==> harbor: inputs <==
// IOTDF
module IOTDF( clk, rst, in_en, iot_in, fn_sel, busy, valid, iot_out);
input          clk;
input          rst;
input          in_en;
input  [7:0]   iot_in;
input  [2:0]   fn_sel;
output         busy;
output         valid;
output [127:0] iot_out;
localparam ENCRYPT = 1, DECRYPT = 2, CRC_GEN = 3, TOP2MAX = 4, LAST2MIN = 5;
localparam FUNC_LEFT_1 = 0, FUNC_LEFT_2 = 1, FUNC_RIGHT_1 = 2, FUNC_RIGHT_2 = 3, FUNC_KEEP = 4;
reg [3:0]cnt_read_r, cnt_read_w;  
reg [2:0]cnt_round_r, cnt_round_w;  
reg [1:0]start_output_flag_r, start_output_flag_w;  
reg [2:0] fn_sel_r;
wire [2:0]fn_sel_w = fn_sel;
reg [127:0]iot_in_r, iot_in_w;
reg valid_r;
reg [127:0]iot_out1_r, iot_out1_w;
reg [127:0]iot_out2_r, iot_out2_w;
wire [63:0]IP_out;
wire [31:0]IP_out_L, IP_out_R;
wire [63:0]FP_in, FP_out;
wire [31:0]XOR_out, XOR_in1, XOR_in2;
reg [31:0]MUX_out1_63_32, MUX_out1_31_0;
wire [63:0]MUX_out1_127_64;
wire [55:0]MUX_sub_key_gen_in;
reg [2:0]sub_key_gen_func;
wire [55:0]PC1_out;
wire [47:0]KEY;
wire [55:0]KEY_before_PC2_w, KEY_before_PC2_r;  
wire [2:0]CRC_remainder;
reg [10:0]crc_dividend_in;
reg [127:0]crc_iot_out1_w;
reg Is_in_biggerthan_out1_r, Is_in_biggerthan_out1_w;  
reg Is_in_biggerthan_out2_r, Is_in_biggerthan_out2_w;  
wire Is_in_biggerthan_out1_8b, Is_in_biggerthan_out2_8b;  
wire Is_in_equal_out1_8b, Is_in_equal_out2_8b;  
reg [7:0]cmp_in_in, cmp_in_out1, cmp_in_out2;  
assign busy = 0;
assign valid = valid_r; 
assign iot_out = ((fn_sel_r==TOP2MAX || fn_sel_r==LAST2MIN) && cnt_read_r==1)? iot_out1_r:iot_out2_r;  
always@(*)begin
	cnt_read_w = (in_en)?cnt_read_r + 1'b1:cnt_read_r;
end
always@(posedge clk or posedge rst)begin
	if(rst) cnt_read_r <= 0;
	else cnt_read_r <= cnt_read_w;
end
always@(*)begin
	cnt_round_w = (cnt_read_r==15)? cnt_round_r + 1'b1:cnt_round_r;
end
always@(posedge clk or posedge rst)begin
	if(rst) cnt_round_r <= 0;
	else cnt_round_r <= cnt_round_w;
end
always@(*)begin
  ...
Settings: LEC_CHECK=0, ABC_AREA=0, CAP_MARGIN=0, CELL_PAD_IN_SITES_DETAIL_PLACEMENT=0, CORE_ASPECT_RATIO=1.92, CORE_MARGIN=2, CORE_UTILIZATION=40, HOLD_SLACK_MARGIN=-0.06, MAX_ROUTING_LAYER=met4, PLACE_DENSITY_LB_ADDON=0.04, SETUP_SLACK_MARGIN=0.84, SLEW_MARGIN=20, TNS_END_PERCENT=75; clock period 3.44 ns.
run.sh (not shown) runs the stock make flow with config.mk's settings and CLKGATE_MAP_FILE=.
==> inputs of cedar, as changes to harbor <==
Settings changed: ABC_AREA 0 to not set, CAP_MARGIN 0 to 20, CELL_PAD_IN_SITES_DETAIL_PLACEMENT 0 to not set, CORE_ASPECT_RATIO 1.92 to not set, CORE_UTILIZATION 40 to 66, CTS_CLUSTER_DIAMETER set to 314, CTS_CLUSTER_SIZE set to 41, HOLD_SLACK_MARGIN -0.06 to not set, MAX_ROUTING_LAYER met4 to not set, PLACE_DENSITY_LB_ADDON 0.04 to not set, SETUP_SLACK_MARGIN 0.84 to not set, TNS_END_PERCENT 75 to not set.
==> flow/constraint.sdc (replaced) <==
create_clock -name core_clock -period 4.15 [get_ports {clk}]
set_input_delay 0.8300 -clock core_clock [delete_from_list [all_inputs] [get_ports {clk}]]
set_output_delay 0.8300 -clock core_clock [all_outputs]
set_load 0.01 [all_outputs]
==> inputs of ember, as changes to harbor <==
Settings changed: CORE_UTILIZATION 40 to 61, CTS_CLUSTER_DIAMETER set to 302, PLACE_DENSITY_LB_ADDON 0.04 to not set, SETUP_SLACK_MARGIN 0.84 to not set.
==> flow/constraint.sdc (replaced) <==
create_clock -name core_clock -period 1.48 [get_ports {clk}]
set_input_delay 0.2960 -clock core_clock [delete_from_list [all_inputs] [get_ports {clk}]]
set_output_delay 0.2960 -clock core_clock [all_outputs]
set_load 0.01 [all_outputs]
==> inputs of garnet, as changes to harbor <==
Settings changed: CORE_ASPECT_RATIO 1.92 to 0.91, CORE_UTILIZATION 40 to 50, PLACE_DENSITY set to 0.51, PLACE_DENSITY_LB_ADDON 0.04 to not set, SETUP_SLACK_MARGIN 0.84 to 0.93.
==> flow/constraint.sdc (replaced) <==
create_clock -name core_clock -period 3.34 [get_ports {clk}]
set_input_delay 0.6680 -clock core_clock [delete_from_list [all_inputs] [get_ports {clk}]]
set_output_delay 0.6680 -clock core_clock [all_outputs]
set_load 0.01 [all_outputs]
==> results <==
                                                          ember                    garnet           cedar          harbor
Run status                                         did not finish  finished with violations  did not finish  did not finish
Failing step                                       global routing                         -  global routing  global routing
Reasons for failing layout checks                               -              setup timing               -               -
Count leader, synth                                      edfxtp_1                  edfxtp_1        edfxtp_1        edfxtp_1
RePlAce Congestion                                           1.53                      1.23            1.43            1.25
Clock Tree Root                                         clkbuf_16                 clkbuf_16       clkbuf_16       clkbuf_16
Pre-CTS WS                                               -3.35 ns                  -1.69 ns       -0.611 ns        -1.81 ns
Buffers inserted by post-CTS timing repair                     15                        26              32              18
Placed insts                                                4,777                     4,694           4,202           5,015
Total cell area at the placement stage                41,600 um^2               39,900 um^2     36,700 um^2     41,000 um^2
Overall die height                                         317 um                    242 um          221 um          391 um
Die area                                              53,100 um^2               64,400 um^2     49,000 um^2     80,400 um^2
Max H-tree Level                                                2                         2               1               2
FP Rows                                                       114                        87              79             142
Floorplan utilization                                       61.8%                     50.5%           66.9%           40.2%
Horizontal extent of the die                               167 um                    266 um          221 um          206 um
Core area                                             50,500 um^2               61,800 um^2     46,700 um^2     77,600 um^2
Post-cts resize count                                          52                        98              96              87
Post-DP HPWL                                           146,000 um                145,000 um      126,000 um      184,000 um
Maximum number of buffers from clock root to sink               3                         3               3               3
Number of buffers created by CTS                               37                        47              13              41
